==> design/flow/design.v <==
`timescale 1ns/1ps
module axi_fifo #(
    parameter WIDTH     = 32,
    parameter DEPTH     = 16,
    parameter PTR_WIDTH = 4    
)(
    input  logic             clk,
    input  logic             resetn, 
    input  logic             push,
    input  logic [WIDTH-1:0] fifo_wdata,
    input  logic             pop,
    output wire  [WIDTH-1:0] fifo_rdata,
    output wire              fifo_full,
    output wire              fifo_empty
);
logic [WIDTH-1:0]   mem [DEPTH-1:0];
logic [PTR_WIDTH:0] wptr;
logic [PTR_WIDTH:0] rptr;
wire [PTR_WIDTH:0] fill_level;
wire               wrap;
always @(posedge clk) begin
    if (push && (!fifo_full)) begin
        mem[wptr[PTR_WIDTH-1:0]] <= fifo_wdata;
    end
end
always @(posedge clk or negedge resetn) begin
    if (!resetn) begin
        wptr <= {PTR_WIDTH+1{1'b0}};
    end else if (push && (!fifo_full)) begin
        wptr <= wptr + {{(PTR_WIDTH){1'b0}}, 1'b1};
    end
end
always @(posedge clk or negedge resetn) begin
    if (!resetn) begin
        rptr <= {PTR_WIDTH+1{1'b0}};
    end else if (pop && (!fifo_empty)) begin
        rptr <= rptr + {{(PTR_WIDTH){1'b0}}, 1'b1};
    end
end
assign wrap = wptr[PTR_WIDTH] ^ rptr[PTR_WIDTH];
assign fill_level = {wrap, wptr[PTR_WIDTH-1:0]} - {1'b0, rptr[PTR_WIDTH-1:0]};
assign fifo_full = (fill_level == DEPTH);
assign fifo_empty = (fill_level == {PTR_WIDTH+1{1'b0}});
assign fifo_rdata = mem[rptr[PTR_WIDTH-1:0]];
endmodule
`timescale 1ns/1ps
module axi4_dut 
   (
    input wire ACLK,
    input wire ARESETn,
    input wire [4-1:0] MEM_AWID,
    input wire [32-1:0] MEM_AWADDR,
    input wire [8-1:0] MEM_AWLEN,
    input wire [3-1:0] MEM_AWSIZE,
    input wire [2-1:0] MEM_AWBURST,
    input wire [1-1:0] MEM_AWLOCK,
    input wire [4-1:0] MEM_AWCACHE,
    input wire [3-1:0] MEM_AWPROT,
    input wire [4-1:0] MEM_AWQOS,
    input wire MEM_AWVALID,
    output wire MEM_AWREADY,
    input wire [32-1:0] MEM_WDATA,
    input wire [(32/8)-1:0] MEM_WSTRB,
    input wire MEM_WLAST,
    input wire MEM_WVALID,
    output wire MEM_WREADY,
    output wire [4-1:0] MEM_BID,
    output wire [2-1:0] MEM_BRESP,
    output wire MEM_BVALID,
    input wire MEM_BREADY,
    input wire [4-1:0] MEM_ARID,
    input wire [32-1:0] MEM_ARADDR,
    input wire [8-1:0] MEM_ARLEN,
    input wire [3-1:0] MEM_ARSIZE,
    input wire [2-1:0] MEM_ARBURST,
    input wire [1-1:0] MEM_ARLOCK,
    input wire [4-1:0] MEM_ARCACHE,
    input wire [3-1:0] MEM_ARPROT,
    input wire [4-1:0] MEM_ARQOS,
    input wire MEM_ARVALID,
    output wire MEM_ARREADY,
    output wire [4-1:0] MEM_RID,
    output wire [32-1:0] MEM_RDATA,
    output wire [2-1:0] MEM_RRESP,
    output wire MEM_RLAST,
    output wire MEM_RVALID,
    input wire MEM_RREADY
);
reg [32-1:0] reg_bank [0:32-1];
wire	aw_push;
wire	aw_pop;
wire	w_push;
wire	w_pop;
wire	ar_push;
wire	ar_pop;
wire	r_push;
wire	r_pop;
wire	b_push;
wire	b_pop;
wire	aw_fifo_full;
wire	aw_fifo_empty;
wire	w_fifo_full;
wire	w_fifo_empty;
wire	ar_fifo_full;
wire	ar_fifo_empty;
wire	r_fifo_full;
wire	r_fifo_empty;
wire	b_fifo_full;
wire	b_fifo_empty;
wire [(32 + 8 + 3 + 2 + 4 + 3 + 1 + 4 +  4 + 7  )-1:0] aw_fifo_wdata;
wire [(32 + 8 + 3 + 2 + 4 + 3 + 1 + 4 +  4 + 7  )-1:0] aw_fifo_rdata;
wire [( 32 + 8 + 3 + 2 + 4 + 3 +1 +4 +4 + 7 )-1:0] ar_fifo_wdata;
wire [( 32 + 8 + 3 + 2 + 4 + 3 +1 +4 +4 + 7 )-1:0] ar_fifo_rdata;
wire [(1 + (32/8) + 32 )-1:0]  w_fifo_wdata;
wire [(1 + (32/8) + 32 )-1:0]  w_fifo_rdata;
wire [( 32 + 2 + 4 + 2 )-1:0]  r_fifo_rdata;
wire [(2 + 4 )-1:0]  b_fifo_wdata;
wire [(2 + 4 )-1:0]  b_fifo_rdata;
reg [( 32 + 2 + 4 + 2 )-1:0] r_fifo_wdata;
reg [2-1:0] bresp_int;  
axi_fifo #(
    .WIDTH((32 + 8 + 3 + 2 + 4 + 3 + 1 + 4 +  4 + 7  )),
    .DEPTH(16),
    .PTR_WIDTH(4)
) aw_fifo (
    .clk(ACLK),
    .resetn(ARESETn),
    .push(aw_push),
    .fifo_wdata(aw_fifo_wdata),
    .pop(aw_pop),
    .fifo_rdata(aw_fifo_rdata),
    .fifo_full(aw_fifo_full),
    .fifo_empty(aw_fifo_empty)
);
assign aw_push = MEM_AWVALID && MEM_AWREADY && !aw_fifo_full;
assign MEM_AWREADY = !aw_fifo_full;
assign aw_pop = !aw_fifo_empty && !w_fifo_empty && !b_fifo_full;
assign aw_fifo_wdata = {MEM_AWID, MEM_AWADDR, MEM_AWLEN, {{1'b0}, MEM_AWSIZE}, {{2'b00}, MEM_AWBURST}, MEM_AWCACHE, {{1'b0}, MEM_AWPROT}, {{3'b000}, MEM_AWLOCK}, MEM_AWQOS};  
axi_fifo #(
    .WIDTH((1 + (32/8) + 32 )),
    .DEPTH(16),
    .PTR_WIDTH(4)
) w_fifo (
    .clk(ACLK),
    .resetn(ARESETn),
    .push(w_push),
    .fifo_wdata(w_fifo_wdata),
    .pop(w_pop),
    .fifo_rdata(w_fifo_rdata),
    .fifo_full(w_fifo_full),
    .fifo_empty(w_fifo_empty)
);
assign w_push = MEM_WVALID && MEM_WREADY && !w_fifo_full;
assign MEM_WREADY = !w_fifo_full;
assign w_pop = !w_fifo_empty && aw_pop;
assign w_fifo_wdata = {MEM_WLAST, MEM_WSTRB, MEM_WDATA};
axi_fifo #(
    .WIDTH((2 + 4 )),
    .DEPTH(16),
    .PTR_WIDTH(4)
) b_fifo (
    .clk(ACLK),
    .resetn(ARESETn),
    .push(b_push),
    .fifo_wdata(b_fifo_wdata),
    .pop(b_pop),
    .fifo_rdata(b_fifo_rdata),
    .fifo_full(b_fifo_full),
    .fifo_empty(b_fifo_empty)
);
assign b_push = w_pop && !b_fifo_full && aw_pop;
assign b_pop = MEM_BREADY && MEM_BVALID;
assign MEM_BVALID = !b_fifo_empty;
assign MEM_BID = b_fifo_rdata[(2 + 4 )-1:(2 + 4 )-4];
assign MEM_BRESP = b_fifo_rdata[(2 + 4 )-4-1:0];
assign b_fifo_wdata = {aw_fifo_rdata[(32 + 8 + 3 + 2 + 4 + 3 + 1 + 4 +  4 + 7  )-1:(32 + 8 + 3 + 2 + 4 + 3 + 1 + 4 +  4 + 7  )-4], bresp_int};
axi_fifo #(
    .WIDTH(( 32 + 8 + 3 + 2 + 4 + 3 +1 +4 +4 + 7 )),
    .DEPTH(16),
    .PTR_WIDTH(4)
) ar_fifo (
    .clk(ACLK),
    .resetn(ARESETn),
    .push(ar_push),
    .fifo_wdata(ar_fifo_wdata),
    .pop(ar_pop),
    .fifo_rdata(ar_fifo_rdata),
    .fifo_full(ar_fifo_full),
    .fifo_empty(ar_fifo_empty)
);
assign ar_push = MEM_ARVALID && MEM_ARREADY && !ar_fifo_full;  
assign MEM_ARREADY = !ar_fifo_full;
assign ar_pop = !ar_fifo_empty && !r_fifo_full;
assign ar_fifo_wdata = {MEM_ARID, MEM_ARADDR, MEM_ARLEN, {{1'b0}, MEM_ARSIZE}, {{2'b00}, MEM_ARBURST}, MEM_ARCACHE, {{1'b0}, MEM_ARPROT}, {{3'b000}, MEM_ARLOCK}, MEM_ARQOS};
axi_fifo #(
    .WIDTH(( 32 + 2 + 4 + 2 )),
    .DEPTH(16),
    .PTR_WIDTH(4)
) r_fifo (
    .clk(ACLK),
    .resetn(ARESETn),
    .push(r_push),
    .fifo_wdata(r_fifo_wdata),
    .pop(r_pop),
    .fifo_rdata(r_fifo_rdata),
    .fifo_full(r_fifo_full),
    .fifo_empty(r_fifo_empty)
);
assign r_push = ar_pop && !r_fifo_full;
assign r_pop = MEM_RREADY && MEM_RVALID;
assign MEM_RVALID = !r_fifo_empty;
assign MEM_RID = r_fifo_rdata[( 32 + 2 + 4 + 2 )-1:2+2+32];
assign MEM_RDATA = r_fifo_rdata[32-1:0];
assign MEM_RRESP = r_fifo_rdata[2+2+32-1:32];
assign MEM_RLAST = 1'b1;
always @(posedge ACLK or negedge ARESETn) begin
    if (!ARESETn) begin
        integer i;
        for (i = 0; i < 32; i = i + 1) begin
            reg_bank[i] <= {32{1'b0}};
        end
    end else begin
        if (aw_pop && w_pop) begin
            if (aw_fifo_rdata[(32 + 8 + 3 + 2 + 4 + 3 + 1 + 4 +  4 + 7  )-5:32] >= 32'h00000000 && aw_fifo_rdata[(32 + 8 + 3 + 2 + 4 + 3 + 1 + 4 +  4 + 7  )-5:32] <= 32'h0000001F) begin
                reg_bank[aw_fifo_rdata[(32 + 8 + 3 + 2 + 4 + 3 + 1 + 4 +  4 + 7  )-5:32]] <= w_fifo_rdata[32-1:0];
            end
        end
    end
end
always @(*) begin
    bresp_int = 2'b00;
    if (aw_pop && w_pop) begin
        if (aw_fifo_rdata[(32 + 8 + 3 + 2 + 4 + 3 + 1 + 4 +  4 + 7  )-5:32] >= 32'h00000000 && aw_fifo_rdata[(32 + 8 + 3 + 2 + 4 + 3 + 1 + 4 +  4 + 7  )-5:32] <= 32'h0000001F) begin
            bresp_int = 2'b00;  
        end else begin
            bresp_int = 2'b11;  
        end
    end
end
always @(*) begin
    r_fifo_wdata = {( 32 + 2 + 4 + 2 ){1'b0}};
    if (!ARESETn) begin
        r_fifo_wdata = {( 32 + 2 + 4 + 2 ){1'b0}};
    end else begin
        if (ar_pop) begin
            if (ar_fifo_rdata[( 32 + 8 + 3 + 2 + 4 + 3 +1 +4 +4 + 7 )-5:32] >= 32'h00000000 && ar_fifo_rdata[( 32 + 8 + 3 + 2 + 4 + 3 +1 +4 +4 + 7 )-5:32] <= 32'h0000001F) begin
                r_fifo_wdata = {ar_fifo_rdata[( 32 + 8 + 3 + 2 + 4 + 3 +1 +4 +4 + 7 )-1:( 32 + 8 + 3 + 2 + 4 + 3 +1 +4 +4 + 7 )-4], {{2'b00}, 2'b00}, reg_bank[ar_fifo_rdata[( 32 + 8 + 3 + 2 + 4 + 3 +1 +4 +4 + 7 )-5:32]]};
            end else begin
                r_fifo_wdata = {ar_fifo_rdata[( 32 + 8 + 3 + 2 + 4 + 3 +1 +4 +4 + 7 )-1:( 32 + 8 + 3 + 2 + 4 + 3 +1 +4 +4 + 7 )-4], {{2'b00}, 2'b11}, {32{1'b0}}};  
            end
        end
    end
end
endmodule
==> design/flow/run.sh <==
#!/bin/bash
# the make line also repeats each setting of config.mk as NAME=value (left out here)
make -C /OpenROAD-flow-scripts/flow DESIGN_CONFIG=/design/flow/config.mk WORK_HOME=/design/flow/orfs CLKGATE_MAP_FILE= finish
==> design/flow/config.mk <==
export PLATFORM = sky130hd
export DESIGN_NAME = axi4_dut
export DESIGN_NICKNAME = axi4_dut
export VERILOG_FILES = /design/flow/design.v
export SDC_FILE = /design/flow/constraint.sdc
export NUM_CORES = 4
export LEC_CHECK = 0
export ABC_AREA = 1
export CAP_MARGIN = 20
export CORE_MARGIN = 2
export CORE_UTILIZATION = 72
export CTS_CLUSTER_SIZE = 14
export PLACE_DENSITY_LB_ADDON = 0.1
export SETUP_SLACK_MARGIN = -0.25
export SLEW_MARGIN = 20
==> design/flow/constraint.sdc <==
create_clock -name core_clock -period 3.8 [get_ports {ACLK}]
set_input_delay 0.7600 -clock core_clock [delete_from_list [all_inputs] [get_ports {ACLK}]]
set_output_delay 0.7600 -clock core_clock [all_outputs]
set_load 0.01 [all_outputs]
==> results of run 1 <==
## final cells by class
type                       count  area, sq um  share of cell area
timing repair buffer         853         9870              0.0602
clock inverter               143         1450             0.00881
clock buffer                 453         9390              0.0572
sequential                  3410        97100               0.591
inverter                     277         1160             0.00705
multi-input combinational   8553        41800               0.255
timing repair inverter        12          100            0.000610
tap                         2640         3300              0.0201
antenna                        3         7.51           0.0000457
## what timing repair did
action | CTS | global route
hold endpoints to repair | 41 | 0
setup buffers | 9 | 12
pin swaps | 3 | 4
endpoints found under the setup margin | 144 | 857
gates cloned | 5 | 20
hold buffers | 1 | 0
resized | 32 | 105
## layer usage
metal | global-route usage | part of all wire
met3 | 0.0935 | 0.13
met2 | 0.660 | 0.46
met4 | 0.258 | 0.071
met1 | 0.553 | 0.34
met5 | 0 | 0.00021
## stage by stage
| step | TNS (ns) | hold WS [ns] | utilization |
|---|---|---|---|
| after floorplan | -798.32 | 0.442 | - |
| after global placement | -3.27 | 0.453 | 0.770 |
| after detailed placement | -47.90 | 0.458 | 0.770 |
| after CTS | -89.24 | 0.209 | 0.826 |
| after global routing | -241.01 | 0.253 | 0.830 |
| final | -129.38 | 0.274 | 0.830 |
==> impl_metrics.tcl, run 1 <==
# yosys + openroad results
set metrics [dict create \
    reg2reg_depth 21 \
    power_clock_mw 33.5 \
    reg2reg_to "r_fifo.mem[14][23]$_DFFE_PP_" \
    dp.cells 15700 \
    endpoint_kind "flip-flop" \
    cpLargestDelayFamily "simple AND/OR/NAND/NOR gates" \
    ys_top_cells_by_area "edfxtp_1 (49%), dfrtp_1 (19%), nand2_1 (8.4%)" \
    critPathRequiredTime_ns 4.47 \
    synthDominantCellAreaShare 0.489 \
    seq_cell_power_mw 45.4 \
    core_area_sq_um 198000 \
    maxCapViolCount 0 \
    instances_no_fill 16300 \
    yosys_cells 13300 \
    finalSetupViolCount 1100 \
    synth-area-yosys_sq_um 143000 \
    synth-adder-area-share 0.00393 \
    cts-root-buf "clkbuf_16" \
    p_per_area_nw_per_um2 851 \
    dieHeight_um 450 \
    slew_violations 0 \
    grt_pass1_wl_mm 657 \
    crit_buf_inv 6 \
    synthesis.area_sq_um 143000 \
    rows 163 \
    insertion_delay_ns 1.00 \
    synth_cell_types 50 \
    switching_share 0.434 \
    grt_pass1_vias 111000 \
    viasPerCell 6.93 \
    synth_warnings 6 \
    dp_hpwl_mm 241 \
    synth_seq_share 0.676 \
    initCoreUtil 0.726 \
    p_comb_frac 0.436 \
    routed_wl_mm 440 \
    edf_count 2336 \
    crit_top_cell "nand2_1" \
    cts_tree "yes" \
    io_pins 216 \
    wl_per_cell_um 26.9 \
    synthMostInstantiatedCell "nand2_1" \
    die.size.x_um 450 \
    vdd_ir_drop_max_uv 1000 \
    via_count 113000 \
    intPower_mw 79.1 \
    ys_top_logic_family "simple AND/OR/NAND/NOR gates" \
    async_flop_share 0.315 \
    area_growth_pct 14.4 \
    worst_slew_pin_slew_ns 1.13 \
    worst-path-stages 21 \
    skew_ns 0.0732 \
    port_buffers 159 \
    syn_inst 13300 \
    relSlewSlack 0.246 \
    syn_avg_cell_area_sq_um 10.7 \
    hold_violations 0 \
    grt_max_degree 190 \
    total_leakage_power_nw 67.4 \
    grt-ovfl-total 0 \
    final_net_count 13700 \
    clockBufferDepth 4 \
    synth-compound-area-share 0.0540 \
    total_power_mw 140 \
    simple_gate_area_frac 0.222 \
    max_freq_ghz 0.240 \
    die-area_sq_um 203000 \
    crit_type "reg2reg" \
    regToRegStartpoint "ar_fifo.rptr[0]$_DFFE_PN0P_" \
    drc_errors 0 \
    clkPwrFrac 0.239 \
    synth_top_cell_by_area "edfxtp_1" \
    slowest_stage "dfrtp_4" \
    muxShareOfSynthArea 0.000140 \
    warning_count 135 \
    cp.arrival_ns 4.83 \
    rsz0062_at_grt "true" \
    power_leader "combinational logic" \
    fin_ws_ns -0.358 \
    worstPathCellList "inv_2 > buf_12 > nand2_1 > nand3_1 > nand2_1 > nand2_1 > nand2_1 > inv_1 > nand2_2 > nand2_1 > nor2_4 > buf_12 > buf_4 > nand3_1 > nand2_1 > nor2_1 > nand2_1 > nor2_1 > nand3_1 > nand2_2 > clkinvlp_4" \
    fillers 10200 \
    cts_made_buffers 343 \
    startpoint_type "flip-flop" \
    antenna_found_initial 9 \
    min_period_ns 4.16 \
    antenna_left 0 \
    startpoint "ar_fifo.rptr[0]$_DFFE_PN0P_" \
    placedInstanceArea_sq_um 152000 \
    fin_crit_sh 1.09 \
    htree_levels 5 \
    reg2reg_slack_ns -0.36 \
    min_path_type "in2async" \
    power_combinational_mw 60.9 \
    status "failed layout checks" \
    grt_usage 0.425 \
    cpPeakStageDelay_ns 0.51 \
    cts_sinks 3410 \
    crit_end "r_fifo.mem[14][23]$_DFFE_PP_" \
    drt-pass1-iter-count 9 \
    pwr-share-seq 0.325 \
    cp_max_fo 39 \
    clk_pin_slew_ns 0.06 \
    numSynthFlops 3410 \
    post-place-ws_ns -0.220 \
    floorplan.nets 13600 \
    drt_iter0_drc 19100 \
    violations "setup timing" \
    flop_cell "edfxtp_1" \
    place.gp.congestion 0.970 \
    fin_area_sq_um 164000 \
    ys_top_cells_by_count "nand2_1 (3226), edfxtp_1 (2336), nand4_1 (1460)" \
    synth-xor-area-share 0.00354 \
    p_switching_mw 60.6 \
]
==> run 2: changes to the inputs <==
Settings changed: ABC_AREA 1 to 0, CORE_ASPECT_RATIO set to 0.52, CORE_UTILIZATION 72 to 67, CTS_CLUSTER_SIZE 14 to 37, GPL_ROUTABILITY_DRIVEN set to 1, GPL_TIMING_DRIVEN set to 1, HOLD_SLACK_MARGIN set to -0.07, MAX_ROUTING_LAYER set to met4, MIN_ROUTING_LAYER set to met1, PLACE_DENSITY_LB_ADDON 0.1 to not set, SETUP_SLACK_MARGIN -0.25 to 0.64, TNS_END_PERCENT set to 35.
Clock period 3.8 ns to 4.63 ns, I/O delays scaled along.
==> run 2 against run 1 <==
  * The run now finishes clean
  * Clock skew fell by 0.016 ns
  * First-iteration DRC count decreased by 37%
  * Count of clock-buffer cells in the layout shrank 44
  * Final area is 5.3% lower
  * Critical path depth decreased by 14
  * Area after synthesis shrank 6.9%
  * Die size up 0.19%
  * Register-to-register slack better by 0.91 ns
  * Sequential share of layout area is 3.3 points higher
  * Clock power decreased by 27%
==> impl_metrics.tcl, run 2 <==
# yosys + openroad results
set metrics [dict create \
    status "no timing/DRC/antenna violations" \
    flop_cell "edfxtp_1" \
    port_buffers 159 \
    yosys_cells 7214 \
    synth_top_cell_by_area "edfxtp_1" \
    post-place-ws_ns -0.197 \
    clkPwrFrac 0.236 \
    cp_max_fo 5 \
    reg2reg_to "r_fifo.mem[7][28]$_DFFE_PP_" \
    synth_cell_types 92 \
    finalSetupViolCount 0 \
    ys_top_logic_family "multiplexers" \
    cts_sinks 3410 \
    p_switching_mw 38.4 \
    reg2reg_depth 13 \
    drc_errors 0 \
    regToRegStartpoint "ar_fifo.rptr[0]$_DFFE_PN0P_" \
    maxCapViolCount 0 \
    ys_top_cells_by_area "edfxtp_1 (53%), dfrtp_1 (20%), mux4_2 (7.6%)" \
    power_leader "registers" \
    total_leakage_power_nw 58.4 \
    synth_seq_share 0.726 \
    worstPathCellList "buf_6 > buf_12 > buf_6 > buf_16 > mux4_2 > mux4_2 > buf_6" \
    final-seq-area_sq_um 97100 \
    cts_made_buffers 291 \
    die.size.x_um 623 \
    critPathRequiredTime_ns 3.70 \
    grt_max_degree 131 \
    numSynthFlops 3410 \
    drt-pass1-iter-count 7 \
    syn_avg_cell_area_sq_um 18.5 \
    wl_per_cell_um 36.1 \
    synth-compound-area-share 0.0401 \
    insertion_delay_ns 0.88 \
    simple_gate_area_frac 0.0375 \
    drt_iter0_drc 12000 \
    dieHeight_um 326 \
    synthMostInstantiatedCell "edfxtp_1" \
    floorplan.nets 7425 \
    slew_violations 0 \
    antenna_left 0 \
    final_net_count 7970 \
    synthesis.area_sq_um 134000 \
    rows 118 \
    skew_ns 0.0569 \
    seq_cell_power_mw 40.1 \
    viasPerCell 7.23 \
    setup_tns_ns 0 \
    crit_end "MEM_RDATA[29]" \
    crit_buf_inv 5 \
    max_freq_ghz 0.240 \
    place.gp.congestion 0.926 \
    warning_count 108 \
    via_count 76900 \
    rsz0062_at_grt "true" \
    fin_crit_sh 0.899 \
    crit_top_cell "buf_6" \
    p_per_area_nw_per_um2 672 \
    area_growth_pct 16.3 \
    p_comb_frac 0.380 \
    muxShareOfSynthArea 0.172 \
    crit_type "reg2out" \
    async_flop_share 0.315 \
    min_period_ns 4.16 \
    synthDominantCellAreaShare 0.525 \
    reg2reg_slack_ns 0.55 \
    grt_pass1_vias 74500 \
    cp.arrival_ns 3.24 \
    io_pins 216 \
    dp_hpwl_mm 225 \
    grt-ovfl-total 0 \
    htree_levels 5 \
    edf_count 2336 \
    fillers 10500 \
    ys_top_cells_by_count "edfxtp_1 (2336), dfrtp_1 (1074), mux2_2 (704)" \
    startpoint_type "flip-flop" \
    min_path_type "in2async" \
    startpoint "r_fifo.rptr[0]$_DFFE_PN0P_" \
    synth-adder-area-share 0.00421 \
    cts-root-buf "clkbuf_16" \
    antenna_found_initial 16 \
    switching_share 0.368 \
    pwr-share-seq 0.384 \
    hold_violations 0 \
    core_area_sq_um 199000 \
    utilization 0.782 \
    initCoreUtil 0.673 \
    synth-xor-area-share 0.00341 \
    clk_pin_slew_ns 0.07 \
    vdd_ir_drop_max_uv 807 \
    syn_inst 7214 \
    relSlewSlack 0.295 \
    synth_warnings 6 \
    grt_usage 0.382 \
    slowest_stage "dfrtp_4" \
    cts_tree "yes" \
    worst-path-stages 7 \
    intPower_mw 66.0 \
    comb_area_sq_um 36900 \
    synth-area-yosys_sq_um 134000 \
    power_clock_mw 24.6 \
    power_combinational_mw 39.7 \
    die-area_sq_um 203000 \
    fin_ws_ns 0.467 \
    routed_wl_mm 383 \
    endpoint_kind "output pin" \
    cpPeakStageDelay_ns 0.57 \
    grt_pass1_wl_mm 534 \
    clockBufferDepth 4 \
    cpLargestDelayFamily "multiplexers" \
    worst_slew_pin_slew_ns 1.05 \
]
-- run 2: per-stage QoR --
stage          hold WS (ns)  power [mW]  area [sq um]  instances
3_5_place_dp          0.473        74.8        142000       9927
3_3_place_gp          0.465        73.8        142000       9927
6_report             0.0854         104        155000      10600
5_1_grt               0.119         107        155000      10600
4_1_cts              0.0789         101        154000      10500
2_1_floorplan         0.456        58.6        134000       7214
-- run 2: what timing repair did --
action                                  4_1_cts  5_1_grt
pin swaps                                    29       38
gates resized                               279      194
hold buffers                                  0        0
gates cloned                                 18       17
endpoints found under the setup margin     2324     1577
buffers inserted                             78       66
-- run 2: final cells by class --
| type | count | share of cell area |
|---|---|---|
| diodes | 16 | 0.000258 |
| clock buffers | 409 | 0.0529 |
| clock inverters | 100 | 0.00722 |
| inverters | 34 | 0.00105 |
| multi-input cells | 3296 | 0.238 |
| flip-flops and latches | 3410 | 0.625 |
| well taps | 2640 | 0.0213 |
| repair buffers | 726 | 0.0551 |
-- run 2: per-layer routing --
layer | vias to the layer above | part of all wire | GRT usage
li1 | 30200 | - | -
met2 | 5558 | 0.40 | 0.484
met3 | 703 | 0.16 | 0.126
met4 | 0 | 0.022 | 0.0786
met5 | - | 0 | -
met1 | 40400 | 0.42 | 0.607
==> run 3: changes to the inputs <==
Settings changed: ABC_AREA 0 to not set, CELL_PAD_IN_SITES_DETAIL_PLACEMENT set to 2, CORE_ASPECT_RATIO 0.52 to not set, CORE_UTILIZATION 67 to 72, CTS_CLUSTER_SIZE 37 to not set, GPL_ROUTABILITY_DRIVEN 1 to not set, GPL_TIMING_DRIVEN 1 to not set, HOLD_SLACK_MARGIN -0.07 to not set, MAX_ROUTING_LAYER met4 to not set, MIN_ROUTING_LAYER met1 to not set, PLACE_DENSITY set to 0.44, SETUP_SLACK_MARGIN 0.64 to 0.59, TNS_END_PERCENT 35 to 40.
Clock period 4.63 ns to 10.8 ns, I/O delays scaled along.
==> run 3 against run 2 <==
  * The flow now stops in detailed placement
  * Synthesized cell count unchanged
  * Die size is 7.0% lower
  * Area after synthesis unchanged
==> impl_metrics.tcl, run 3 <==
# yosys + openroad results
set metrics [dict create \
    synth-xor-area-share 0.00341 \
    core_area_sq_um 185000 \
    die-area_sq_um 189000 \
    synth-adder-area-share 0.00421 \
    muxShareOfSynthArea 0.172 \
    synthDominantCellAreaShare 0.525 \
    place.gp.congestion 0.856 \
    die.size.x_um 435 \
    floorplan.nets 7425 \
    numSynthFlops 3410 \
    ys_top_logic_family "multiplexers" \
    port_buffers 159 \
    dieHeight_um 435 \
    status "stopped before the end" \
    yosys_cells 7214 \
    synth_cell_types 92 \
    synth-compound-area-share 0.0401 \
    syn_inst 7214 \
    synth_warnings 6 \
    failed_stage "detailed placement" \
    io_pins 216 \
    ys_top_cells_by_area "edfxtp_1 (53%), dfrtp_1 (20%), mux4_2 (7.6%)" \
    flop_cell "edfxtp_1" \
    error_line "[ERROR DPL-0033] detailed placement checks failed during check placement." \
    synth-area-yosys_sq_um 134000 \
    edf_count 2336 \
    syn_avg_cell_area_sq_um 18.5 \
    synthMostInstantiatedCell "edfxtp_1" \
    synth_seq_share 0.726 \
    simple_gate_area_frac 0.0375 \
    rows 158 \
    async_flop_share 0.315 \
    initCoreUtil 0.723 \
    ys_top_cells_by_count "edfxtp_1 (2336), dfrtp_1 (1074), mux2_2 (704)" \
    synthesis.area_sq_um 134000 \
    synth_top_cell_by_area "edfxtp_1" \
]
==> run 3: per-stage QoR <==
stage / power, mW / setup slack, ns
2_1_floorplan: 25.0 / 4.53
3_3_place_gp: 30.1 / 4.21
==> run 4: changes to the inputs <==
Settings changed: ABC_AREA set to 0, CELL_PAD_IN_SITES_DETAIL_PLACEMENT 2 to not set, CORE_ASPECT_RATIO set to 0.98, CTS_CLUSTER_SIZE set to 37, GPL_ROUTABILITY_DRIVEN set to 0, GPL_TIMING_DRIVEN set to 1, HOLD_SLACK_MARGIN set to -0.07, MIN_ROUTING_LAYER set to met1, PLACE_DENSITY 0.44 to 0.71, SETUP_SLACK_MARGIN 0.59 to 0.64, TNS_END_PERCENT 40 to 35.
Clock period 10.8 ns to 3.8 ns, I/O delays scaled along.
==> run 4 against run 3 <==
  * Now fails the layout checks on setup timing
  * Die size about the same
  * Synthesized cell count did not move
  * Area after synthesis is the same
==> impl_metrics.tcl, run 4 <==
# yosys + openroad results
set metrics [dict create \
    status "failed layout checks" \
    violations "setup timing" \
    power_combinational_mw 55.2 \
    cts_sinks 3410 \
    instances_no_fill 10800 \
    grt_max_degree 177 \
    setup_tns_ns -336.44 \
    synth-xor-area-share 0.00341 \
    synth_cell_types 92 \
    die-area_sq_um 189000 \
    viasPerCell 7.82 \
    slowest_stage "a2111oi_0" \
    synth-compound-area-share 0.0401 \
    max_freq_ghz 0.218 \
    die.size.x_um 439 \
    drt-pass1-iter-count 12 \
    cpPeakStageDelay_ns 0.90 \
    worst_slew_pin_slew_ns 1.27 \
    cp_max_fo 16 \
    synth_top_cell_by_area "edfxtp_1" \
    slew_violations 0 \
    ys_top_cells_by_count "edfxtp_1 (2336), dfrtp_1 (1074), mux2_2 (704)" \
    power_clock_mw 33.5 \
    wl_per_cell_um 41.3 \
    async_flop_share 0.315 \
    floorplan.nets 7425 \
    clkPwrFrac 0.242 \
    endpoint_kind "flip-flop" \
    power_leader "combinational logic" \
    clk_pin_slew_ns 0.08 \
    worstPathCellList "buf_6 > buf_12 > mux2i_1 > a22o_1 > buf_6 > o21ai_4 > buf_4 > nand3_1 > buf_4 > nor3_1 > a2111oi_0 > o2111a_1 > a311oi_4 > buf_12" \
    rows 156 \
    via_count 84200 \
    warning_count 120 \
    synth-area-yosys_sq_um 134000 \
    io_pins 216 \
    hold_violations 0 \
    final_net_count 8281 \
    antenna_left 0 \
    cts_tree "yes" \
    critPathRequiredTime_ns 4.54 \
    grt_pass1_vias 82500 \
    htree_levels 5 \
    intPower_mw 86.2 \
    drt_iter0_drc 15000 \
    final-seq-area_sq_um 97100 \
    cpLargestDelayFamily "AND-OR/OR-AND gates" \
    yosys_cells 7214 \
    simple_gate_area_frac 0.0375 \
    routed_wl_mm 445 \
    numSynthFlops 3410 \
    vdd_ir_drop_max_uv 894 \
    p_per_area_nw_per_um2 860 \
    min_path_type "in2async" \
    muxShareOfSynthArea 0.172 \
    comb_area_sq_um 38200 \
    clockBufferDepth 4 \
    reg2reg_slack_ns -0.79 \
    skew_ns 0.0856 \
    dieHeight_um 430 \
    seq_cell_power_mw 49.6 \
    min_period_ns 4.59 \
    synth_seq_share 0.726 \
    total_leakage_power_nw 61.0 \
    insertion_delay_ns 1.03 \
    maxCapViolCount 0 \
    dp.cells 9972 \
    port_buffers 159 \
    synth_warnings 6 \
    crit_type "reg2reg" \
    ys_top_logic_family "multiplexers" \
    synthMostInstantiatedCell "edfxtp_1" \
    core_area_sq_um 184000 \
    worst-path-stages 14 \
    syn_avg_cell_area_sq_um 18.5 \
    synthesis.area_sq_um 134000 \
    cp.arrival_ns 5.32 \
    drc_errors 0 \
    fillers 6747 \
    reg2reg_to "r_fifo.mem[0][3]$_DFFE_PP_" \
    placedInstanceArea_sq_um 146000 \
    fin_crit_sh 1.21 \
    startpoint_type "flip-flop" \
    cts-root-buf "clkbuf_16" \
    startpoint "ar_fifo.rptr[0]$_DFFE_PN0P_" \
    antenna_found_initial 28 \
    synthDominantCellAreaShare 0.525 \
    p_comb_frac 0.399 \
    reg2reg_depth 14 \
    finalSetupViolCount 1233 \
    fin_area_sq_um 161000 \
    grt-ovfl-total 0 \
    syn_inst 7214 \
    grt_pass1_wl_mm 591 \
    dp_hpwl_mm 214 \
    switching_share 0.377 \
    relSlewSlack 0.148 \
    post-place-ws_ns -0.333 \
    ys_top_cells_by_area "edfxtp_1 (53%), dfrtp_1 (20%), mux4_2 (7.6%)" \
    initCoreUtil 0.724 \
    p_switching_mw 52.2 \
    rsz0062_at_grt "true" \
    cts_made_buffers 338 \
    pwr-share-seq 0.359 \
    flop_cell "edfxtp_1" \
    area_growth_pct 20.4 \
    regToRegStartpoint "ar_fifo.rptr[0]$_DFFE_PN0P_" \
    crit_buf_inv 6 \
    synth-adder-area-share 0.00421 \
    grt_usage 0.441 \
    edf_count 2336 \
    crit_end "r_fifo.mem[0][3]$_DFFE_PP_" \
    fin_ws_ns -0.788 \
]
[run 4: final cells by class]
class / instances / area share
clock buffer: 451 / 0.0585
multi-input combinational: 3298 / 0.238
tap: 2449 / 0.0191
inverter: 34 / 0.000965
timing repair buffer: 988 / 0.0734
clock inverter: 127 / 0.00683
antenna: 10 / 0.000156
sequential: 3410 / 0.603
[run 4: what timing repair did]
action / 4_1_cts / 5_1_grt
setup buffers: 51 / 121
hold endpoints to repair: 23 / 0
endpoints found under the setup margin: 3529 / 3485
cloned: 17 / 16
pin swaps: 34 / 98
gates resized: 356 / 372
hold buffers: 1 / 0
[run 4: layer usage]
| layer | up-vias | track usage | share of wire |
|---|---|---|---|
| met2 | 8586 | 0.695 | 0.47 |
| li1 | 30800 | - | - |
| met3 | 2262 | 0.0958 | 0.13 |
| met4 | 32 | 0.260 | 0.082 |
| met5 | - | 0 | 0.00050 |
| met1 | 42500 | 0.576 | 0.32 |
[run 4: stage by stage]
step           total power, mW   util  hold slack (ns)
6_report                   138  0.872            0.343
5_1_grt                    140  0.872            0.356
3_3_place_gp              92.4  0.789            0.465
3_5_place_dp              93.8  0.789            0.473
2_1_floorplan             72.2      -            0.456
4_1_cts                    130  0.855            0.332
==> run 5: changes to the inputs <==
Settings changed: ABC_AREA 0 to not set, CELL_PAD_IN_SITES_DETAIL_PLACEMENT set to 1, CORE_ASPECT_RATIO 0.98 to not set, CORE_MARGIN 2 to 9, CORE_UTILIZATION 72 to 40, CTS_CLUSTER_SIZE 37 to 88, GPL_TIMING_DRIVEN 1 to not set, HOLD_SLACK_MARGIN -0.07 to not set, MAX_ROUTING_LAYER set to met4, MIN_ROUTING_LAYER met1 to met2, PLACE_DENSITY 0.71 to not set, PLACE_DENSITY_LB_ADDON set to 0.16, SETUP_SLACK_MARGIN 0.64 to 1.39, TNS_END_PERCENT 35 to not set.
Clock period 3.8 ns to 4.94 ns, I/O delays scaled along.
==> run 5 against run 4 <==
  * The run now fails in global routing
  * Synthesized cell count did not move
  * Die size rose by 88%
  * Area after synthesis did not move
==> impl_metrics.tcl, run 5 <==
# yosys + openroad results
set metrics [dict create \
    cts_sinks 3410 \
    clockBufferDepth 4 \
    numSynthFlops 3410 \
    grt_usage 0.369 \
    core_area_sq_um 331000 \
    failed_stage "global routing" \
    synth-area-yosys_sq_um 134000 \
    synth_cell_types 92 \
    port_buffers 159 \
    synth_top_cell_by_area "edfxtp_1" \
    htree_levels 5 \
    cts-root-buf "clkbuf_16" \
    syn_inst 7214 \
    yosys_cells 7214 \
    synthesis.area_sq_um 134000 \
    synth-xor-area-share 0.00341 \
    io_pins 216 \
    flop_cell "edfxtp_1" \
    dp_hpwl_mm 227 \
    edf_count 2336 \
    die-area_sq_um 355000 \
    synthMostInstantiatedCell "edfxtp_1" \
    ys_top_logic_family "multiplexers" \
    rows 211 \
    syn_avg_cell_area_sq_um 18.5 \
    grt-ovfl-total 1 \
    post-place-ws_ns 0.110 \
    ys_top_cells_by_area "edfxtp_1 (53%), dfrtp_1 (20%), mux4_2 (7.6%)" \
    synth-compound-area-share 0.0401 \
    muxShareOfSynthArea 0.172 \
    synth-adder-area-share 0.00421 \
    synth_seq_share 0.726 \
    dp.cells 11600 \
    async_flop_share 0.315 \
    ys_top_cells_by_count "edfxtp_1 (2336), dfrtp_1 (1074), mux2_2 (704)" \
    synthDominantCellAreaShare 0.525 \
    synth_warnings 6 \
    simple_gate_area_frac 0.0375 \
    cts_made_buffers 360 \
    status "stopped before the end" \
    initCoreUtil 0.403 \
    placedInstanceArea_sq_um 144000 \
    die.size.x_um 596 \
    dieHeight_um 596 \
    error_line "[ERROR GRT-0232] Routing congestion too high. Check the congestion heatmap in the GUI." \
    floorplan.nets 7425 \
]
-- run 5: per-layer routing --
| metal | global-route usage | GRT overflow |
|---|---|---|
| met1 | - | - |
| met2 | 0.421 | 1 |
| met3 | 0.459 | 0 |
| met4 | 0.115 | 0 |
| met5 | - | - |
-- run 5: timing repair --
item,CTS
hold endpoints to repair,23
hold buffers,1
gates cloned,25
buffers inserted,110
pin swaps,46
resized,411
endpoints found under the setup margin,3561
-- run 5: through the flow --
stage / setup TNS [ns] / hold slack (ns)
4_1_cts: 0 / 0.487
2_1_floorplan: 0 / 0.456
3_5_place_dp: 0 / 0.473
3_3_place_gp: -0.917 / 0.465
==> run 6: changes to the inputs <==
Settings changed: CAP_MARGIN 20 to 0, CELL_PAD_IN_SITES_DETAIL_PLACEMENT 1 to 2, CORE_MARGIN 9 to 5, CORE_UTILIZATION 40 to 57, CTS_CLUSTER_SIZE 88 to 32, MAX_ROUTING_LAYER met4 to met5, MIN_ROUTING_LAYER met2 to not set, PLACE_DENSITY_LB_ADDON 0.16 to 0.13, SETUP_SLACK_MARGIN 1.39 to -0.22, TNS_END_PERCENT set to 55.
Clock period 4.94 ns to 4.51 ns, I/O delays scaled along.
==> run 6 against run 5 <==
  * The flow stops in detailed placement
  * Synthesized cell count unchanged
  * Area after synthesis unchanged
  * Die size decreased by 31%
==> impl_metrics.tcl, run 6 <==
# yosys + openroad results
set metrics [dict create \
    status "stopped before the end" \
    failed_stage "detailed placement" \
    error_line "[ERROR DPL-0033] detailed placement checks failed during check placement." \
    syn_avg_cell_area_sq_um 18.5 \
    synth_cell_types 92 \
    io_pins 216 \
    simple_gate_area_frac 0.0375 \
    synth_top_cell_by_area "edfxtp_1" \
    muxShareOfSynthArea 0.172 \
    synth_seq_share 0.726 \
    synthesis.area_sq_um 134000 \
    core_area_sq_um 233000 \
    synthMostInstantiatedCell "edfxtp_1" \
    floorplan.nets 7425 \
    synth-compound-area-share 0.0401 \
    synthDominantCellAreaShare 0.525 \
    numSynthFlops 3410 \
    async_flop_share 0.315 \
    edf_count 2336 \
    ys_top_cells_by_count "edfxtp_1 (2336), dfrtp_1 (1074), mux2_2 (704)" \
    synth_warnings 6 \
    yosys_cells 7214 \
    synth-area-yosys_sq_um 134000 \
    dieHeight_um 494 \
    die.size.x_um 494 \
    ys_top_cells_by_area "edfxtp_1 (53%), dfrtp_1 (20%), mux4_2 (7.6%)" \
    die-area_sq_um 244000 \
    synth-xor-area-share 0.00341 \
    rows 177 \
    flop_cell "edfxtp_1" \
    synth-adder-area-share 0.00421 \
    initCoreUtil 0.573 \
    port_buffers 159 \
    ys_top_logic_family "multiplexers" \
    syn_inst 7214 \
]
[run 6: through the flow]
step / power, mW / setup slack [ns]
2_1_floorplan: 60.0 / -0.798
3_3_place_gp: 75.4 / -0.206
==> run 7: changes to the inputs <==
Settings changed: ABC_AREA set to 1, CAP_MARGIN 0 to 15, CELL_PAD_IN_SITES_DETAIL_PLACEMENT 2 to 1, CELL_PAD_IN_SITES_GLOBAL_PLACEMENT set to 2, CORE_MARGIN 5 to 2, CORE_UTILIZATION 57 to 36, CTS_CLUSTER_SIZE 32 to 97, GPL_ROUTABILITY_DRIVEN 0 to not set, GPL_TIMING_DRIVEN set to 1, MAX_ROUTING_LAYER met5 to not set, PLACE_DENSITY set to 0.6, PLACE_DENSITY_LB_ADDON 0.13 to not set, SETUP_SLACK_MARGIN -0.22 to 0.85, TNS_END_PERCENT 55 to 15.
Clock period 4.51 ns to 10.0 ns, I/O delays scaled along.
==> run 7 against run 6 <==
  * The run now finishes clean
  * Area after synthesis grew 7.4%
  * Synthesized cell count is 85% higher
  * Die size is 65% higher
==> impl_metrics.tcl, run 7 <==
# yosys + openroad results
set metrics [dict create \
    antenna_left 0 \
    routed_wl_mm 530 \
    crit_end "r_fifo.mem[11][23]$_DFFE_PP_" \
    initCoreUtil 0.362 \
    reg2reg_slack_ns 3.14 \
    power_leader "combinational logic" \
    total_power_mw 53.3 \
    syn_avg_cell_area_sq_um 10.7 \
    grt_max_degree 207 \
    synthDominantCellAreaShare 0.489 \
    rsz0062_at_grt "false" \
    ys_top_cells_by_count "nand2_1 (3226), edfxtp_1 (2336), nand4_1 (1460)" \
    cp_max_fo 64 \
    floorplan.nets 13600 \
    worst-path-stages 20 \
    via_count 105000 \
    synth_warnings 6 \
    async_flop_share 0.315 \
    startpoint "ar_fifo.rptr[0]$_DFFE_PN0P_" \
    numSynthFlops 3410 \
    final_net_count 13300 \
    slowest_stage "dfrtp_4" \
    hold_violations 0 \
    cts-resized-gates 0 \
    post-place-ws_ns 2.84 \
    flop_cell "edfxtp_1" \
    reg2reg_depth 20 \
    clk_pin_slew_ns 0.06 \
    grt_pass1_wl_mm 774 \
    clkPwrFrac 0.267 \
    core_area_sq_um 396000 \
    crit_buf_inv 5 \
    maxCapViolCount 0 \
    synth-area-yosys_sq_um 143000 \
    vdd_ir_drop_max_uv 419 \
    seq_cell_power_mw 17.4 \
    die-area_sq_um 404000 \
    cp.arrival_ns 7.57 \
    total_leakage_power_nw 65.6 \
    cpLargestDelayFamily "simple AND/OR/NAND/NOR gates" \
    post_cts_buffers 0 \
    ys_top_logic_family "simple AND/OR/NAND/NOR gates" \
    endpoint_kind "flip-flop" \
    io_pins 216 \
    dp_hpwl_mm 288 \
    synth_seq_share 0.676 \
    cts_tree "yes" \
    grt_usage 0.257 \
    grt_pass1_vias 111000 \
    cts_sinks 3410 \
    reg2reg_to "r_fifo.mem[11][23]$_DFFE_PP_" \
    synthesis.area_sq_um 143000 \
    comb_area_sq_um 41700 \
    p_switching_mw 24.6 \
    cts-root-buf "clkbuf_16" \
    syn_inst 13300 \
    port_buffers 159 \
    yosys_cells 13300 \
    rows 231 \
    synth-xor-area-share 0.00354 \
    switching_share 0.461 \
    relSlewSlack 0.231 \
    max_freq_ghz 0.146 \
    simple_gate_area_frac 0.222 \
    hold_path_end "reg_bank[12][19]$_DFFE_PN0P_" \
    wl_per_cell_um 28.4 \
    synth-adder-area-share 0.00393 \
    holdCritStartpoint "reg_bank[12][19]$_DFFE_PN0P_" \
    antenna_found_initial 30 \
    synthMostInstantiatedCell "nand2_1" \
    grt-ovfl-total 0 \
    setup_tns_ns 0 \
    dieHeight_um 635 \
    htree_levels 5 \
    power_clock_mw 14.3 \
    synth-compound-area-share 0.0540 \
    status "no timing/DRC/antenna violations" \
    edf_count 2336 \
    intPower_mw 28.8 \
    worst_slew_pin_slew_ns 1.15 \
    synth_top_cell_by_area "edfxtp_1" \
    crit_type "reg2reg" \
    hold_buffers 0 \
    finalSetupViolCount 0 \
    cpPeakStageDelay_ns 0.98 \
    power_combinational_mw 21.7 \
    clockBufferDepth 4 \
    warning_count 144 \
    drc_errors 0 \
    drt-pass1-iter-count 6 \
    slew_violations 0 \
    fin_ws_ns 3.14 \
    critPathRequiredTime_ns 10.71 \
    insertion_delay_ns 0.99 \
    drt_iter0_drc 8061 \
    worstPathCellList "clkinv_2 > buf_4 > nand2_1 > nand3_1 > nand2_1 > nand2_1 > nand2_1 > inv_1 > nand2_1 > nand2_1 > nor2_4 > buf_4 > nand3_1 > nand2_1 > nor2_1 > nand2_1 > nor2_1 > nand3_1 > nand2_1 > inv_1" \
    crit_top_cell "nand2_1" \
    place.gp.congestion 0.777 \
    fin_crit_sh 0.686 \
    min_path_cells 2 \
    muxShareOfSynthArea 0.000140 \
    skew_ns 0.0532 \
    regToRegStartpoint "ar_fifo.rptr[0]$_DFFE_PN0P_" \
    p_comb_frac 0.407 \
    min_path_type "reg2reg" \
    viasPerCell 5.64 \
    ys_top_cells_by_area "edfxtp_1 (49%), dfrtp_1 (19%), nand2_1 (8.4%)" \
    startpoint_type "flip-flop" \
    synth_cell_types 50 \
    min_period_ns 6.86 \
    final-seq-area_sq_um 97000 \
    area_growth_pct 13.8 \
    hold-worst-slack_ns 0.468 \
    die.size.x_um 635 \
    pwr-share-seq 0.326 \
    p_per_area_nw_per_um2 327 \
    fillers 42200 \
    cts_made_buffers 388 \
]
[run 7: final cells by class]
type                    count  share of cell area
repair buffers            473              0.0261
clock inverters           177              0.0113
flip-flops and latches   3410               0.595
clock buffers             526              0.0655
well taps                5242              0.0402
inverters                 277             0.00656
diodes                     10            0.000153
multi-input cells        8553               0.255
[run 7: metrics by stage]
stage / std cells / area [sq um] / utilization
after floorplan: 13300 / 143000 / -
final: 18700 / 163000 / 0.412
after global placement: 18000 / 151000 / 0.380
after global routing: 18700 / 163000 / 0.412
after detailed placement: 18000 / 151000 / 0.380
after CTS: 18700 / 163000 / 0.412
[run 7: metal layers]
metal  vias to the layer above  wire length [um]  share of wire  GRT usage
met4                        30             13000          0.025     0.0625
met5                         -               186        0.00035          0
met2                      2319            249000           0.47      0.423
li1                      47100                 -              -          -
met1                     55200            244000           0.46      0.362
met3                       650             23600          0.044     0.0306
==> run 8: changes to the inputs <==
Settings changed: ABC_AREA 1 to not set, CAP_MARGIN 15 to 20, CELL_PAD_IN_SITES_DETAIL_PLACEMENT 1 to not set, CELL_PAD_IN_SITES_GLOBAL_PLACEMENT 2 to not set, CORE_UTILIZATION 36 to 72, CTS_CLUSTER_SIZE 97 to not set, GPL_TIMING_DRIVEN 1 to not set, PLACE_DENSITY 0.6 to 0.95, SETUP_SLACK_MARGIN 0.85 to 1.01, TNS_END_PERCENT 15 to 5.
Clock period 10.0 ns to 4.11 ns, I/O delays scaled along.
==> run 8 against run 7 <==
  * The run now fails in global routing
  * Synthesized cell count decreased by 46%
  * Die size is 53% lower
  * Area after synthesis shrank 6.9%
==> impl_metrics.tcl, run 8 <==
# yosys + openroad results
set metrics [dict create \
    synth_top_cell_by_area "edfxtp_1" \
    synth_cell_types 92 \
    syn_avg_cell_area_sq_um 18.5 \
    floorplan.nets 7425 \
    status "stopped before the end" \
    dieHeight_um 435 \
    async_flop_share 0.315 \
    synth_seq_share 0.726 \
    rows 158 \
    edf_count 2336 \
    cts-root-buf "clkbuf_16" \
    clockBufferDepth 4 \
    core_area_sq_um 185000 \
    ys_top_logic_family "multiplexers" \
    synthesis.area_sq_um 134000 \
    cts_sinks 3410 \
    synthMostInstantiatedCell "edfxtp_1" \
    die.size.x_um 435 \
    io_pins 216 \
    cts_made_buffers 334 \
    synth-compound-area-share 0.0401 \
    dp_hpwl_mm 219 \
    flop_cell "edfxtp_1" \
    muxShareOfSynthArea 0.172 \
    dp.cells 9787 \
    synthDominantCellAreaShare 0.525 \
    synth-adder-area-share 0.00421 \
    port_buffers 159 \
    initCoreUtil 0.723 \
    failed_stage "global routing" \
    htree_levels 5 \
    place.gp.congestion 0.911 \
    synth-area-yosys_sq_um 134000 \
    ys_top_cells_by_count "edfxtp_1 (2336), dfrtp_1 (1074), mux2_2 (704)" \
    ys_top_cells_by_area "edfxtp_1 (53%), dfrtp_1 (20%), mux4_2 (7.6%)" \
    simple_gate_area_frac 0.0375 \
    synth_warnings 6 \
    syn_inst 7214 \
    post-place-ws_ns -0.360 \
    synth-xor-area-share 0.00341 \
    numSynthFlops 3410 \
    yosys_cells 7214 \
    die-area_sq_um 189000 \
]
==> run 8: timing repair <==
action | 4_1_cts
setup endpoints to repair | 4050
endpoints found under the hold margin | 36
hold buffers | 1
pin swaps | 92
buffers inserted | 213
gates resized | 657
gates cloned | 57
==> run 8: stage by stage <==
step	cell area, sq um	utilization
detailed placement	143000	0.774
CTS	159000	0.862
floorplan	135000	-
global placement	143000	0.774
==> run 9: changes to the inputs <==
Settings changed: ABC_AREA set to 1, CORE_UTILIZATION 72 to 36, GPL_TIMING_DRIVEN set to 0, PLACE_DENSITY 0.95 to 0.6, SETUP_SLACK_MARGIN 1.01 to not set, TNS_END_PERCENT 5 to 15.
Clock period 4.11 ns to 10.0 ns, I/O delays scaled along.
==> run 9 against run 8 <==
  * Now clean on timing, DRC and antenna
  * Synthesized cell count rose by 85%
  * Die size rose by 110%
  * Area after synthesis rose by 7.4%
==> impl_metrics.tcl, run 9 <==
# yosys + openroad results
set metrics [dict create \
    fin_crit_sh 0.759 \
    synthMostInstantiatedCell "nand2_1" \
    slowest_stage "clkbuf_1" \
    p_per_area_nw_per_um2 348 \
    grt_pass1_wl_mm 825 \
    vdd_ir_drop_max_uv 221 \
    drt_iter0_drc 15600 \
    max_freq_ghz 0.132 \
    warning_count 122 \
    simple_gate_area_frac 0.222 \
    regToRegStartpoint "aw_fifo.rptr[1]$_DFFE_PN0P_" \
    muxShareOfSynthArea 0.000140 \
    cp.arrival_ns 5.59 \
    total_power_mw 58.2 \
    floorplan.nets 13600 \
    min_period_ns 7.59 \
    area_growth_pct 16.7 \
    grt_max_degree 133 \
    drt-pass1-iter-count 6 \
    reg2reg_slack_ns 2.70 \
    antenna_found_initial 45 \
    synth-xor-area-share 0.00354 \
    endpoint_kind "output pin" \
    instances_no_fill 19600 \
    flop_cell "edfxtp_1" \
    p_switching_mw 28.6 \
    switching_share 0.492 \
    cts-resized-gates 0 \
    seq_cell_power_mw 17.1 \
    htree_levels 5 \
    ys_top_cells_by_count "nand2_1 (3226), edfxtp_1 (2336), nand4_1 (1460)" \
    via_count 113000 \
    initCoreUtil 0.362 \
    synth-area-yosys_sq_um 143000 \
    startpoint "r_fifo.rptr[0]$_DFFE_PN0P_" \
    viasPerCell 5.75 \
    crit_top_cell "clkbuf_1" \
    antenna_left 0 \
    cts_sinks 3410 \
    power_leader "combinational logic" \
    p_comb_frac 0.464 \
    drc_errors 0 \
    hold_path_end "reg_bank[0][11]$_DFFE_PN0P_" \
    final_net_count 14200 \
    finalSetupViolCount 0 \
    cts_made_buffers 367 \
    synth_top_cell_by_area "edfxtp_1" \
    dieHeight_um 635 \
    die.size.x_um 635 \
    edf_count 2336 \
    routed_wl_mm 598 \
    core_area_sq_um 396000 \
    insertion_delay_ns 0.99 \
    grt-ovfl-total 0 \
    rows 231 \
    placedInstanceArea_sq_um 155000 \
    post-place-ws_ns 3.05 \
    worstPathCellList "clkbuf_1 > clkbuf_1 > clkbuf_1 > clkbuf_1 > nor2_1 > o221ai_1 > nand3_1 > nand3_1 > clkdlybuf4s50_1" \
    hold-worst-slack_ns 0.470 \
    ys_top_logic_family "simple AND/OR/NAND/NOR gates" \
    utilization 0.422 \
    async_flop_share 0.315 \
    pwr-share-seq 0.295 \
    power_combinational_mw 27.0 \
    cts_tree "yes" \
    numSynthFlops 3410 \
    clk_pin_slew_ns 0.06 \
    crit_end "MEM_RDATA[31]" \
    cts-root-buf "clkbuf_16" \
    place.gp.congestion 1.10 \
    hold_violations 0 \
    worst_slew_pin_slew_ns 1.35 \
    intPower_mw 29.6 \
    syn_avg_cell_area_sq_um 10.7 \
    synth_warnings 6 \
    worst-path-stages 9 \
    fin_area_sq_um 167000 \
    synth-compound-area-share 0.0540 \
    cpLargestDelayFamily "buffers and inverters" \
    post_cts_buffers 0 \
    grt_pass1_vias 105000 \
    synth_seq_share 0.676 \
    crit_buf_inv 5 \
    clkPwrFrac 0.241 \
    min_path_cells 2 \
    wl_per_cell_um 30.6 \
    startpoint_type "flip-flop" \
    critPathRequiredTime_ns 8.00 \
    skew_ns 0.0771 \
    cp_max_fo 10 \
    grt_usage 0.288 \
    reg2reg_to "reg_bank[28][0]$_DFFE_PN0P_" \
    synth_cell_types 50 \
    power_clock_mw 14.1 \
    synthDominantCellAreaShare 0.489 \
    status "no timing/DRC/antenna violations" \
    clockBufferDepth 4 \
    slew_violations 0 \
    yosys_cells 13300 \
    hold_buffers 0 \
    synth-adder-area-share 0.00393 \
    relSlewSlack 0.0977 \
    io_pins 216 \
    crit_type "reg2out" \
    holdCritStartpoint "reg_bank[0][11]$_DFFE_PN0P_" \
    total_leakage_power_nw 67.7 \
    reg2reg_depth 22 \
    port_buffers 159 \
    fin_ws_ns 2.41 \
    synthesis.area_sq_um 143000 \
    dp.cells 18900 \
    cpPeakStageDelay_ns 0.75 \
    ys_top_cells_by_area "edfxtp_1 (49%), dfrtp_1 (19%), nand2_1 (8.4%)" \
    dp_hpwl_mm 428 \
    rsz0062_at_grt "false" \
    syn_inst 13300 \
    min_path_type "reg2reg" \
    die-area_sq_um 404000 \
    setup_tns_ns 0 \
    maxCapViolCount 0 \
]
run 9: final cells by class:
type | instances | area (sq um)
Clock inverter | 184 | 2200
Antenna cell | 22 | 55.1
Inverter | 277 | 1040
Sequential cell | 3410 | 97000
Fill cell | 37800 | 229000
Tap cell | 5242 | 6560
Multi-Input combinational cell | 8553 | 41300
Buffer | 1109 | 4770
Timing Repair Buffer | 281 | 4350
Clock buffer | 490 | 10100
run 9: metal layers:
layer	vias up	GRT usage	wire [um]
met4	26	0.175	43000
met5	-	0	178
met2	6117	0.427	258000
met3	1412	0.0715	60700
li1	48900	-	-
met1	56000	0.379	236000
==> run 10: changes to the inputs <==
Settings changed: ABC_AREA 1 to 0, CORE_ASPECT_RATIO set to 0.52, CORE_UTILIZATION 36 to 70, CTS_CLUSTER_SIZE set to 37, GPL_ROUTABILITY_DRIVEN set to 0, GPL_TIMING_DRIVEN 0 to 1, HOLD_SLACK_MARGIN set to -0.07, MIN_ROUTING_LAYER set to met1, PLACE_DENSITY 0.6 to 0.71, SETUP_SLACK_MARGIN set to 0.64, TNS_END_PERCENT 15 to 35.
Clock period 10.0 ns to 4.73 ns, I/O delays scaled along.
==> run 10 against run 9 <==
  * Still clean
  * First-iteration DRC count shrank 17%
  * Die size shrank 52%
  * Register-to-register slack lost 2.2 ns
  * Via count shrank 31%
  * Global-route usage grew 11 points
  * Total power grew 73%
  * Clock skew shrank 0.031 ns
  * Flip-flop count is the same
  * Count of clock-buffer cells in the layout shrank 104
  * Worst setup slack lost 1.9 ns
  * Sequential share of layout area grew 5.2 points
  * Clock power grew 65%
==> impl_metrics.tcl, run 10 <==
# yosys + openroad results
set metrics [dict create \
    status "no timing/DRC/antenna violations" \
    core_area_sq_um 189000 \
    reg2reg_depth 14 \
    reg2reg_slack_ns 0.47 \
    p_switching_mw 37.6 \
    synthDominantCellAreaShare 0.525 \
    muxShareOfSynthArea 0.172 \
    clockBufferDepth 4 \
    rsz0062_at_grt "true" \
    viasPerCell 7.47 \
    crit_top_cell "buf_4" \
    syn_avg_cell_area_sq_um 18.5 \
    drt-pass1-iter-count 8 \
    crit_end "r_fifo.mem[12][25]$_DFFE_PP_" \
    reg2reg_to "r_fifo.mem[12][25]$_DFFE_PP_" \
    total_leakage_power_nw 57.7 \
    io_pins 216 \
    p_comb_frac 0.379 \
    insertion_delay_ns 0.86 \
    min_path_type "in2async" \
    via_count 78000 \
    wl_per_cell_um 37.2 \
    edf_count 2336 \
    drt_iter0_drc 13000 \
    intPower_mw 63.1 \
    async_flop_share 0.315 \
    switching_share 0.374 \
    final-seq-area_sq_um 97100 \
    ys_top_cells_by_area "edfxtp_1 (53%), dfrtp_1 (20%), mux4_2 (7.6%)" \
    slew_violations 0 \
    synth_top_cell_by_area "edfxtp_1" \
    comb_area_sq_um 36400 \
    cts_tree "yes" \
    max_freq_ghz 0.235 \
    total_power_mw 101 \
    htree_levels 5 \
    vdd_ir_drop_max_uv 841 \
    min_period_ns 4.26 \
    rows 115 \
    startpoint "ar_fifo.rptr[0]$_DFFE_PN0P_" \
    antenna_found_initial 29 \
    synth-compound-area-share 0.0401 \
    synth-xor-area-share 0.00341 \
    maxCapViolCount 0 \
    relSlewSlack 0.227 \
    crit_type "reg2reg" \
    power_clock_mw 23.3 \
    grt_pass1_wl_mm 548 \
    port_buffers 159 \
    startpoint_type "flip-flop" \
    pwr-share-seq 0.390 \
    hold_violations 0 \
    floorplan.nets 7425 \
    clkPwrFrac 0.231 \
    dieHeight_um 319 \
    cts_made_buffers 289 \
    grt_usage 0.399 \
    critPathRequiredTime_ns 5.29 \
    cpPeakStageDelay_ns 0.73 \
    crit_buf_inv 6 \
    utilization 0.811 \
    worst-path-stages 14 \
    synth-adder-area-share 0.00421 \
    grt_max_degree 186 \
    synth_cell_types 92 \
    cts-root-buf "clkbuf_16" \
    synthesis.area_sq_um 134000 \
    synth-area-yosys_sq_um 134000 \
    p_per_area_nw_per_um2 656 \
    clk_pin_slew_ns 0.07 \
    die.size.x_um 610 \
    routed_wl_mm 388 \
    synth_warnings 6 \
    initCoreUtil 0.706 \
    seq_cell_power_mw 39.3 \
    fin_crit_sh 0.901 \
    simple_gate_area_frac 0.0375 \
    warning_count 110 \
    drc_errors 0 \
    antenna_left 0 \
    grt-ovfl-total 0 \
    setup_tns_ns 0 \
    final_net_count 7917 \
    endpoint_kind "flip-flop" \
    flop_cell "edfxtp_1" \
    die-area_sq_um 195000 \
    power_leader "registers" \
    yosys_cells 7214 \
    cp.arrival_ns 4.82 \
    cpLargestDelayFamily "AND-OR/OR-AND gates" \
    power_combinational_mw 38.2 \
    cts_sinks 3410 \
    numSynthFlops 3410 \
    ys_top_cells_by_count "edfxtp_1 (2336), dfrtp_1 (1074), mux2_2 (704)" \
    regToRegStartpoint "ar_fifo.rptr[0]$_DFFE_PN0P_" \
    ys_top_logic_family "multiplexers" \
    synthMostInstantiatedCell "edfxtp_1" \
    area_growth_pct 15.0 \
    cp_max_fo 17 \
    worstPathCellList "buf_4 > buf_16 > mux2i_1 > a22o_1 > buf_4 > o2111ai_1 > buf_4 > nand2_1 > buf_4 > and3_1 > nand4b_1 > a2111oi_0 > a211oi_2 > buf_4" \
    worst_slew_pin_slew_ns 1.16 \
    finalSetupViolCount 0 \
    syn_inst 7214 \
    grt_pass1_vias 76400 \
    fillers 9256 \
    skew_ns 0.0464 \
    synth_seq_share 0.726 \
    slowest_stage "a2111oi_0" \
    dp_hpwl_mm 227 \
]
[run 10: per-stage QoR]
| step | instance area, sq um | cells | setup WS [ns] | hold WS, ns |
|---|---|---|---|---|
| 6_report | 154000 | 10500 | 0.467 | 0.0164 |
| 5_1_grt | 154000 | 10400 | 0.474 | 0.0389 |
| 4_1_cts | 153000 | 10400 | 0.438 | 0.0246 |
| 3_5_place_dp | 142000 | 9792 | 0.134 | 0.473 |
| 3_3_place_gp | 142000 | 9792 | 0.186 | 0.465 |
| 2_1_floorplan | 134000 | 7214 | 0.185 | 0.456 |
[run 10: layer usage]
layer,wire length (um),track usage,vias up
met1,154000,0.624,40900
met2,159000,0.526,6212
li1,-,-,30100
met4,10100,0.0979,32
met3,64900,0.161,858
met5,728,0.0191,-
[run 10: area by class of cell]
cell class              count  share of cell area
flip-flops and latches   3410               0.632
multi-input cells        3293               0.237
inverters                  34            0.000961
diodes                     15            0.000244
well taps                2515              0.0205
clock inverters           120             0.00564
clock buffers             386              0.0527
repair buffers            678              0.0511
[run 10: timing repair]
action                     4_1_cts  5_1_grt
setup endpoints to repair     2302     1725
cloned                          14        9
gates resized                  184      132
hold buffers                     0        0
pin swaps                       15       24
setup buffers                   70       44
==> run 11: changes to the inputs <==
Settings changed: ABC_AREA 0 to not set, CELL_PAD_IN_SITES_DETAIL_PLACEMENT set to 0, CELL_PAD_IN_SITES_GLOBAL_PLACEMENT set to 2, CORE_ASPECT_RATIO 0.52 to not set, CORE_MARGIN 2 to 9, CORE_UTILIZATION 70 to 40, CTS_CLUSTER_SIZE 37 to 82, GPL_ROUTABILITY_DRIVEN 0 to 1, GPL_TIMING_DRIVEN 1 to not set, HOLD_SLACK_MARGIN -0.07 to 0.03, MAX_ROUTING_LAYER set to met4, MIN_ROUTING_LAYER met1 to met2, PLACE_DENSITY 0.71 to not set, PLACE_DENSITY_LB_ADDON set to 0.16, SETUP_SLACK_MARGIN 0.64 to 1.39, TNS_END_PERCENT 35 to not set.
Clock period 4.73 ns to 5.86 ns, I/O delays scaled along.
==> run 11 against run 10 <==
  * Clock skew grew 0.045 ns
  * Area after synthesis is the same
  * Worst hold slack gained 0.045 ns
  * Sequential power shrank about 20%
  * Fmax shrank 4.6%
  * Clock power grew 3%
  * Core utilization shrank 34 points
  * Final cell count grew 19%
  * Sequential share of layout area shrank 1.5 points
  * Total power shrank 15%
  * Critical path type unchanged
  * Largest cell class unchanged
==> impl_metrics.tcl, run 11 <==
# yosys + openroad results
set metrics [dict create \
    status "no timing/DRC/antenna violations" \
    area_growth_pct 17.8 \
    vdd_ir_drop_max_uv 418 \
    grt_usage 0.333 \
    initCoreUtil 0.403 \
    drt-pass1-iter-count 7 \
    htree_levels 5 \
    muxShareOfSynthArea 0.172 \
    wl_per_cell_um 31.9 \
    cts_tree "yes" \
    comb_area_sq_um 36400 \
    worst_slew_pin_slew_ns 1.20 \
    yosys_cells 7214 \
    die-area_sq_um 355000 \
    synth-adder-area-share 0.00421 \
    min_period_ns 4.47 \
    synthesis.area_sq_um 134000 \
    grt_pass1_wl_mm 558 \
    min_path_type "in2async" \
    crit_top_cell "buf_4" \
    floorplan.nets 7425 \
    relSlewSlack 0.195 \
    die.size.x_um 596 \
    power_leader "registers" \
    slew_violations 0 \
    crit_end "r_fifo.mem[9][20]$_DFFE_PP_" \
    rows 211 \
    cpLargestDelayFamily "AND-OR/OR-AND gates" \
    edf_count 2336 \
    dieHeight_um 596 \
    post-place-ws_ns 0.481 \
    grt_pass1_vias 106000 \
    worst-path-stages 13 \
    endpoint_kind "flip-flop" \
    ys_top_cells_by_area "edfxtp_1 (53%), dfrtp_1 (20%), mux4_2 (7.6%)" \
    fillers 27700 \
    synth-compound-area-share 0.0401 \
    hold_violations 0 \
    grt-ovfl-total 0 \
    utilization 0.475 \
    power_clock_mw 24.0 \
    syn_inst 7214 \
    crit_buf_inv 5 \
    ys_top_logic_family "multiplexers" \
    dp_hpwl_mm 218 \
    cts_made_buffers 368 \
    antenna_left 0 \
    total_power_mw 85.7 \
    startpoint_type "flip-flop" \
    dp.cells 11500 \
    pwr-share-seq 0.368 \
    hold-worst-slack_ns 0.0612 \
    final_net_count 7870 \
    synth-xor-area-share 0.00341 \
    maxCapViolCount 0 \
    cp.arrival_ns 5.18 \
    ys_top_cells_by_count "edfxtp_1 (2336), dfrtp_1 (1074), mux2_2 (704)" \
    port_buffers 159 \
    cts_sinks 3410 \
    clkPwrFrac 0.280 \
    synthMostInstantiatedCell "edfxtp_1" \
    startpoint "ar_fifo.rptr[0]$_DFFE_PN0P_" \
    fin_crit_sh 0.762 \
    clk_pin_slew_ns 0.06 \
    synth-area-yosys_sq_um 134000 \
    viasPerCell 7.42 \
    cp_max_fo 26 \
    final-seq-area_sq_um 97100 \
    reg2reg_slack_ns 1.39 \
    rsz0062_at_grt "true" \
    power_combinational_mw 30.2 \
    skew_ns 0.0916 \
    p_switching_mw 31.9 \
    fin_ws_ns 1.39 \
    place.gp.congestion 0.878 \
    core_area_sq_um 331000 \
    placedInstanceArea_sq_um 143000 \
    finalSetupViolCount 0 \
    synthDominantCellAreaShare 0.525 \
    drc_errors 0 \
    reg2reg_depth 13 \
    routed_wl_mm 395 \
    insertion_delay_ns 1.02 \
    total_leakage_power_nw 58.4 \
    reg2reg_to "r_fifo.mem[9][20]$_DFFE_PP_" \
    seq_cell_power_mw 31.6 \
    synth_top_cell_by_area "edfxtp_1" \
    io_pins 216 \
    regToRegStartpoint "ar_fifo.rptr[0]$_DFFE_PN0P_" \
    syn_avg_cell_area_sq_um 18.5 \
    via_count 92000 \
    fin_area_sq_um 157000 \
    crit_type "reg2reg" \
    switching_share 0.373 \
    setup_tns_ns 0 \
    simple_gate_area_frac 0.0375 \
    drt_iter0_drc 14800 \
    async_flop_share 0.315 \
    worstPathCellList "buf_4 > buf_16 > mux2i_1 > a22o_2 > o21a_1 > buf_6 > o211ai_1 > buf_4 > a21oi_1 > a2111oi_1 > buf_4 > nand4_1 > o221a_4" \
    warning_count 121 \
    flop_cell "edfxtp_1" \
    instances_no_fill 12400 \
    grt_max_degree 164 \
    clockBufferDepth 4 \
    p_comb_frac 0.352 \
    max_freq_ghz 0.224 \
    critPathRequiredTime_ns 6.57 \
    p_per_area_nw_per_um2 545 \
    slowest_stage "dfrtp_4" \
    synth_cell_types 92 \
    synth_seq_share 0.726 \
    synth_warnings 6 \
    cts-root-buf "clkbuf_16" \
    cpPeakStageDelay_ns 0.50 \
    numSynthFlops 3410 \
    antenna_found_initial 1 \
    intPower_mw 53.8 \
]
==> run 11: what timing repair did <==
action | 4_1_cts | 5_1_grt
resized | 162 | 118
cloned | 9 | 5
setup buffers | 65 | 39
endpoints found under the setup margin | 2338 | 673
pin swaps | 7 | 23
hold buffers | 0 | 0
==> run 11: area by class of cell <==
| class | instances | share of cell area |
|---|---|---|
| Inverter | 34 | 0.000954 |
| Tap cell | 4366 | 0.0347 |
| Timing Repair Buffer | 556 | 0.0369 |
| Sequential cell | 3410 | 0.617 |
| Multi-Input combinational cell | 3289 | 0.231 |
| Antenna cell | 64 | 0.00102 |
| Clock buffer | 481 | 0.0635 |
| Clock inverter | 190 | 0.0147 |
==> run 11: routing by layer <==
layer / part of all wire / track usage / wire length (um)
met5: 0 / - / 0
met4: 0.069 / 0.0618 / 27400
met3: 0.43 / 0.433 / 168000
met2: 0.51 / 0.386 / 200000
met1: 0 / - / 0
Power figures rest on the tool's default switching activity, not on a simulated workload.
